==> flow/design.v (excerpt) <==
module archon_top (
    input wire clk,
    input wire reset,  
    input wire [15:0] external_entropy_in,  
    input wire [7:0] analog_entropy_raw,    
    input wire [1:0] ml_predicted_action,  
    input wire ml_risk_flag_top,           
    input wire manual_lock_top,            
    input wire analog_lock_override,
    input wire analog_flush_override,
    input wire quantum_override_signal,  
    input wire [1:0] mission_profile,          
    input wire override_authentication_valid,  
    input wire [7:0] entropy_threshold_fsm,    
    output wire [3:0] cpu_debug_pc,
    output wire [15:0] cpu_debug_instr,
    output wire cpu_debug_stall,
    output wire cpu_debug_flush,
    output wire cpu_debug_lock,
    output wire [7:0] cpu_debug_fsm_entropy_log,
    output wire [2:0] cpu_debug_fsm_instr_type_log,
    output wire cpu_debug_hazard_flag,
    output wire [1:0] cpu_debug_fsm_state,
    output wire cpu_debug_shock_detected,
    output wire [1:0] cpu_debug_classified_entropy,
    output wire system_enable_fire_pulse  
);
clock: 20.0 ns
lec_check: 0
abc_area: 1
cap_margin: 20
cell_pad_in_sites_detail_placement: 0
core_margin: 2
core_utilization: 32
cts_cluster_diameter: 146
gpl_timing_driven: 0
hold_slack_margin: -0.01
slew_margin: 20
tns_end_percent: 80
run.sh (not shown) runs the stock make flow with config.mk's settings and CLKGATE_MAP_FILE=.
Then changed:
- ABC_AREA: 1 -> default
- CELL_PAD_IN_SITES_DETAIL_PLACEMENT: 0 -> 1
- CELL_PAD_IN_SITES_GLOBAL_PLACEMENT: default -> 3
- CORE_UTILIZATION: 32 -> 40
- CTS_CLUSTER_DIAMETER: 146 -> default
- GPL_TIMING_DRIVEN: 0 -> default
- HOLD_SLACK_MARGIN: -0.01 -> default
- TNS_END_PERCENT: 80 -> default
Count of clock-buffer cells in the layout stays the same.
Final area is higher by about 4%.
Wire length is higher by about 17%.
First-iteration DRC count is lower by about 36%.
Then changed:
- ABC_AREA: default -> 1
- CELL_PAD_IN_SITES_DETAIL_PLACEMENT: 1 -> 0
- CELL_PAD_IN_SITES_GLOBAL_PLACEMENT: 3 -> default
- CTS_CLUSTER_DIAMETER: default -> 146
- GPL_TIMING_DRIVEN: default -> 0
Cell count rises by about 10%.
Synthesized cell count rose by about 13%.
Critical path depth grows by 15.
Core utilization rises by 0.88 points.
Clock skew grows by 0.0086 ns.
Wire length goes down by about 15%.
Design area shrinks by 4.3%.
Then changed:
- ABC_AREA: 1 -> default
- CELL_PAD_IN_SITES_DETAIL_PLACEMENT: 0 -> default
- CTS_CLUSTER_DIAMETER: 146 -> default
- GPL_TIMING_DRIVEN: 0 -> default
The new run ran to the end with no violations.
Core utilization is lower by 0.93 points.
Cell area is higher by 4.4%.
Routed wire length is higher by 0.99%.
Then changed:
- CORE_UTILIZATION: 40 -> 66
- clock period: 20.0 -> 13.0 ns (I/O delays scaled with it)
What happened: Sequential share of layout area came out higher by 0.28 points; worst setup slack is worse by 1.9 ns; core utilization went up by 28 points; clock-buffer cell count went down by 15; via count climbs by 2.4%; wire length is lower by 0.98%.
Then changed:
- CORE_UTILIZATION: 66 -> 40
- SETUP_SLACK_MARGIN: default -> 3.06
- clock period: 13.0 -> 13.1 ns (I/O delays scaled with it)
What happened: Utilization falls by 27 points; die area goes up by well over a third; via count goes down slightly; critical path depth came out lower by 1; clock-buffer cell count climbs by 9; cell area is higher by a few percent.


willow:
archon_top again, from the RTL that the note above started with.
==> flow/config.mk <==
export PLATFORM = sky130hd
export DESIGN_NAME = archon_top
export DESIGN_NICKNAME = archon_top
export VERILOG_FILES = /design/flow/design.v
export SDC_FILE = /design/flow/constraint.sdc
export NUM_CORES = 4
export LEC_CHECK = 0
export CAP_MARGIN = 20
export CORE_MARGIN = 2
export CORE_UTILIZATION = 40
export CTS_CLUSTER_SIZE = 92
export SETUP_SLACK_MARGIN = -0.2
export SLEW_MARGIN = 20
==> flow/constraint.sdc <==
create_clock -name core_clock -period 6.73 [get_ports {clk}]
set_input_delay 1.3460 -clock core_clock [delete_from_list [all_inputs] [get_ports {clk}]]
set_output_delay 1.3460 -clock core_clock [all_outputs]
set_load 0.01 [all_outputs]
Nothing crashed in willow and all stages finished; the problem is that the final layout failed, the offending checks being setup timing.
Inputs modified between willow and violet:
# willow
export LEC_CHECK = 0
export CAP_MARGIN = 20
export CORE_MARGIN = 2
export CORE_UTILIZATION = 40
export CTS_CLUSTER_SIZE = 92
export SETUP_SLACK_MARGIN = -0.2
export SLEW_MARGIN = 20
create_clock -name core_clock -period 6.73 [get_ports {clk}]
# violet
export LEC_CHECK = 0
export CAP_MARGIN = 20
export CORE_MARGIN = 2
export CORE_UTILIZATION = 70
export SLEW_MARGIN = 20
create_clock -name core_clock -period 6.22 [get_ports {clk}]
--- outcome ---
STATUS run=violet STAGES=ALL_DONE FINAL_CHECKS=FAILED CAUSE=setup timing
Compared with willow, violet shows a lower final design instance area without fill.
Summary of violet over willow: insertion delay to the later sink of the worst-skew pair shrank by 0.03 ns.


Starting RTL as in the previous note.
clock: 10.2 ns
lec_check: 0
abc_area: 0
cap_margin: 0
cell_pad_in_sites_detail_placement: 2
cell_pad_in_sites_global_placement: 3
core_aspect_ratio: 0.56
core_margin: 4
core_utilization: 69
cts_cluster_size: 77
gpl_routability_driven: 1
max_routing_layer: met5
min_routing_layer: met2
place_density_lb_addon: 0.22
setup_slack_margin: 1.76
slew_margin: 40
tns_end_percent: 95
The starting point did not get past 3_1_place_gp_skip_io, error FLW-0024.
==> next run, changes <==
- ABC_AREA: 0 -> default
- CAP_MARGIN: 0 -> 15
- CELL_PAD_IN_SITES_DETAIL_PLACEMENT: 2 -> default
- CELL_PAD_IN_SITES_GLOBAL_PLACEMENT: 3 -> default
- CORE_ASPECT_RATIO: 0.56 -> default
- CORE_MARGIN: 4 -> 2
- CORE_UTILIZATION: 69 -> 72
- CTS_CLUSTER_SIZE: 77 -> default
- GPL_ROUTABILITY_DRIVEN: 1 -> default
- MAX_ROUTING_LAYER: met5 -> default
- MIN_ROUTING_LAYER: met2 -> default
- PLACE_DENSITY_LB_ADDON: 0.22 -> default
- SETUP_SLACK_MARGIN: 1.76 -> default
- SLEW_MARGIN: 40 -> 20
- TNS_END_PERCENT: 95 -> default
- clock period: 10.2 -> 11.0 ns (I/O delays scaled with it)
What happened: The changed run finished with negative setup slack left; die area fell by 8.0%; synthesized cell count is unchanged; synthesized area stays the same.
==> next run, changes <==
- ABC_AREA: default -> 1
- CAP_MARGIN: 15 -> 20
- clock period: 11.0 -> 23.9 ns (I/O delays scaled with it)
Effect:
- Now the flow finished clean
- sequential share of layout area went up by 2.5 points
- wire length came out lower by a little under a tenth
- synthesized cell count rises by roughly a tenth
- area after synthesis goes down by a few percent
==> next run, changes <==
- ABC_AREA: 1 -> default
- CORE_UTILIZATION: 72 -> 52
- clock period: 23.9 -> 9.88 ns (I/O delays scaled with it)
After rerunning:
- With this change the flow completed, yet does not pass: negative setup slack
- non-clock buffer count rises by 99
- setup slack got worse by 6.3 ns
- synthesized cell count falls by 11%
- synthesized area rises by 6.4%
- final area rises by 10%
- clock skew rises by 0.0082 ns
- worst hold slack improved by 0.0054 ns
==> next run, changes <==
- ABC_AREA: default -> 1
- CORE_UTILIZATION: 52 -> 71
- CTS_CLUSTER_SIZE: default -> 35
- PLACE_DENSITY_LB_ADDON: default -> 0.06
Result:
- The new run produced a layout that fails on negative setup slack
- first-iteration DRC count rises by 34%
- fmax came out higher by 3.3%
- design area shrinks by 5.7%
- setup slack gains 0.34 ns
- utilization climbs by 22 points
- global-route usage rose by 11 points
- register-to-register slack loses 1.5 ns
==> next run, changes <==
- ABC_AREA: 1 -> default
- CORE_UTILIZATION: 71 -> 44
- CTS_CLUSTER_SIZE: 35 -> default
- PLACE_DENSITY_LB_ADDON: 0.06 -> default
- clock period: 9.88 -> 6.73 ns (I/O delays scaled with it)
After rerunning: The new run completed, yet does not pass: negative setup slack. Die size rises by 70%. Final cell count rises by 1.6%. Via count falls by about 4%.


wip/quartz:
Starting RTL as in the previous note.
Settings: LEC_CHECK=0, ABC_AREA=1, CAP_MARGIN=15, CORE_ASPECT_RATIO=1.25, CORE_MARGIN=4, CORE_UTILIZATION=70, CTS_CLUSTER_DIAMETER=52, CTS_CLUSTER_SIZE=72, GPL_ROUTABILITY_DRIVEN=1, MAX_ROUTING_LAYER=met5, SETUP_SLACK_MARGIN=2.31, SLEW_MARGIN=25, TNS_END_PERCENT=10; clock period 15.6 ns.
diff inputs: wip/quartz => wip/cedar
# wip/quartz
export LEC_CHECK = 0
export ABC_AREA = 1
export CAP_MARGIN = 15
export CORE_ASPECT_RATIO = 1.25
export CORE_MARGIN = 4
export CORE_UTILIZATION = 70
export CTS_CLUSTER_DIAMETER = 52
export CTS_CLUSTER_SIZE = 72
export GPL_ROUTABILITY_DRIVEN = 1
export MAX_ROUTING_LAYER = met5
export SETUP_SLACK_MARGIN = 2.31
export SLEW_MARGIN = 25
export TNS_END_PERCENT = 10
create_clock -name core_clock -period 15.6 [get_ports {clk}]
# wip/cedar
export LEC_CHECK = 0
export ABC_AREA = 1
export CAP_MARGIN = 15
export CORE_ASPECT_RATIO = 1.13
export CORE_MARGIN = 2
export CORE_UTILIZATION = 70
export CTS_CLUSTER_SIZE = 15
export MAX_ROUTING_LAYER = met4
export SLEW_MARGIN = 15
export TNS_END_PERCENT = 95
create_clock -name core_clock -period 11.1 [get_ports {clk}]
[summary]
wip/cedar ran to completion and came out clean on the timing, design-rule and antenna checks.
Measured against each other, wip/quartz and wip/cedar differ in routing usage on met1, the lower figure coming from wip/quartz.
The run with more routed wire is wip/cedar, not wip/quartz.
Total length of routed met3 wires on wip/cedar is up relative to wip/quartz.


archon_top again, from the RTL that the note above started with.
Settings: LEC_CHECK=0, CAP_MARGIN=5, CORE_MARGIN=2, CORE_UTILIZATION=70, SETUP_SLACK_MARGIN=1.5, SLEW_MARGIN=20; clock period 6.22 ns.
The first run ran to the end with violations: setup timing.
Then changed:
--- a/flow/config.mk
+++ b/flow/config.mk
@@ -8 +8 @@
-export CAP_MARGIN = 5
+export CAP_MARGIN = 20
@@ -10,2 +10 @@
-export CORE_UTILIZATION = 70
-export SETUP_SLACK_MARGIN = 1.5
+export CORE_UTILIZATION = 34
==> flow/constraint.sdc (replaced) <==
create_clock -name core_clock -period 20.9 [get_ports {clk}]
set_input_delay 4.1800 -clock core_clock [delete_from_list [all_inputs] [get_ports {clk}]]
set_output_delay 4.1800 -clock core_clock [all_outputs]
set_load 0.01 [all_outputs]
With this change the flow ran to the end with no violations.
Worst setup slack improved by 6.2 ns.
Sequential share of layout area is higher by 1.8 points.
Synthesized area stays the same.
Core utilization went down by 46 points.
Routed wire length is lower by roughly a tenth.
Design area went down by a few percent.
Final cell count grows by a little under a tenth.


rev 12:
Starting RTL as in the previous note.
clock: 17.6 ns
lec_check: 0
abc_area: 1
cap_margin: 15
core_aspect_ratio: 1.13
core_margin: 9
core_utilization: 51
max_routing_layer: met4
place_density_lb_addon: 0.22
slew_margin: 15
tns_end_percent: 95
Rev 12 ran to completion and came out clean on the timing, design-rule and antenna checks.
--- input diff rev 12..rev 13 ---
Settings: PLACE_DENSITY_LB_ADDON: 0.22 -> unset; CORE_UTILIZATION: 51 -> 64; CORE_MARGIN: 9 -> 2; the clock period (ns, I/O delays scaled along): 17.6 -> 13.7.
- Rev 13 has completed all stages; timing, DRC and antenna checks passed.
- Diff rev 12 -> rev 13: detailed-routing wirelength on met1 -1500 um, tightest hold margin -0.0032 ns, count of nets after finishing ~0 delta, cell count -3.6%.
- Looking at worst-path cell with the longest stage delay, the fa_1 result is from rev 13; the ha_1 one comes from rev 12.
- Rev 13 against rev 12: non-clock buffer total of the final layout +8; overall routing resource usage moved up.


## middle
Starting RTL as in the previous note.
export LEC_CHECK = 0
export ABC_AREA = 1
export CAP_MARGIN = 20
export CORE_MARGIN = 2
export CORE_UTILIZATION = 72
export CTS_CLUSTER_DIAMETER = 224
export CTS_CLUSTER_SIZE = 15
export GPL_ROUTABILITY_DRIVEN = 0
export MAX_ROUTING_LAYER = met4
export PLACE_DENSITY_LB_ADDON = 0.06
export SETUP_SLACK_MARGIN = 0.88
export SLEW_MARGIN = 20
create_clock -name core_clock -period 9.88 [get_ports {clk}]
middle -> stages 100% | layout checks FAIL | negative setup slack
## Diff of input files: south against middle
--- a/flow/config.mk
+++ b/flow/config.mk
@@ -9 +9,2 @@
-export CAP_MARGIN = 20
+export CAP_MARGIN = 15
+export CORE_ASPECT_RATIO = 0.96
@@ -12 +13 @@
-export CTS_CLUSTER_DIAMETER = 224
+export CTS_CLUSTER_DIAMETER = 381
@@ -14,0 +16 @@
+export HOLD_SLACK_MARGIN = 0.29
@@ -17,2 +19,3 @@
-export SETUP_SLACK_MARGIN = 0.88
-export SLEW_MARGIN = 20
+export SETUP_SLACK_MARGIN = -0.34
+export SLEW_MARGIN = 15
+export TNS_END_PERCENT = 95
--- outcome ---
- south against middle: first-iteration DRC count saw an increase; total met2 wirelength after detailed routing saw a decrease; met2 usage in global routing saw a decrease; worst slack on hold paths saw a decrease.
- south finished all stages; however, its layout fails the closing checks, the failures being negative setup slack.
- There was hardly any difference in sequential share of layout area between middle and south.
- [compare] base=middle new=south: clock insertion delay at the later pin of the skew report now larger, non-clock buffer area fraction after layout now smaller.
- From middle to south, area after synthesis did not move at all.
- Reported for south and middle, number of clock-tree buffers in the layout turned out identical to the last digit.
- Between south and middle, the post-detailed-placement cell area figures differ only marginally.


## branch cedar
Starting RTL as in the previous note.
Design archon_top, start of the top module:
module archon_top (
    input wire clk,
    input wire reset,  
    input wire [15:0] external_entropy_in,  
    input wire [7:0] analog_entropy_raw,    
    input wire [1:0] ml_predicted_action,  
    input wire ml_risk_flag_top,           
    input wire manual_lock_top,            
    input wire analog_lock_override,
    input wire analog_flush_override,
    input wire quantum_override_signal,  
    input wire [1:0] mission_profile,          
    input wire override_authentication_valid,  
    input wire [7:0] entropy_threshold_fsm,    
    output wire [3:0] cpu_debug_pc,
    output wire [15:0] cpu_debug_instr,
    output wire cpu_debug_stall,
    output wire cpu_debug_flush,
    output wire cpu_debug_lock,
    output wire [7:0] cpu_debug_fsm_entropy_log,
    output wire [2:0] cpu_debug_fsm_instr_type_log,
    output wire cpu_debug_hazard_flag,
    output wire [1:0] cpu_debug_fsm_state,
    output wire cpu_debug_shock_detected,
    output wire [1:0] cpu_debug_classified_entropy,
    output wire system_enable_fire_pulse  
);
Settings: LEC_CHECK=0, CAP_MARGIN=20, CORE_MARGIN=2, CORE_UTILIZATION=40, SETUP_SLACK_MARGIN=1.87, SLEW_MARGIN=20; clock period 17.8 ns.
branch cedar ran to completion and came out clean on the timing, design-rule and antenna checks.
The following lists how branch tundra was set up differently from branch cedar:
diff --git a/flow/config.mk b/flow/config.mk
--- a/flow/config.mk
+++ b/flow/config.mk
@@ -10,3 +10,2 @@
 export CORE_UTILIZATION = 40
-export SETUP_SLACK_MARGIN = 1.87
 export SLEW_MARGIN = 20
[summary]
- No stage failed in branch tundra, and the final checks on the layout all came back clean.
- Between branch cedar and branch tundra, the total half-perimeter wirelength after legalization and detailed placement does not differ in any meaningful way.
- Diff branch cedar -> branch tundra: final critical-path share of the clock period has increased; portion of the layout cell area used by clock cells shows no meaningful change; area of combinational cells with multiple inputs did not really move; area overhead of the layout relative to synthesis saw a decrease.
- Between branch tundra and branch cedar, the difference in final cell count without fillers is negligible.
- Critical-path cell with the highest stage delay = sky130_fd_sc_hd__ha_1: branch tundra; critical-path cell with the highest stage delay = sky130_fd_sc_hd__fa_1: branch cedar
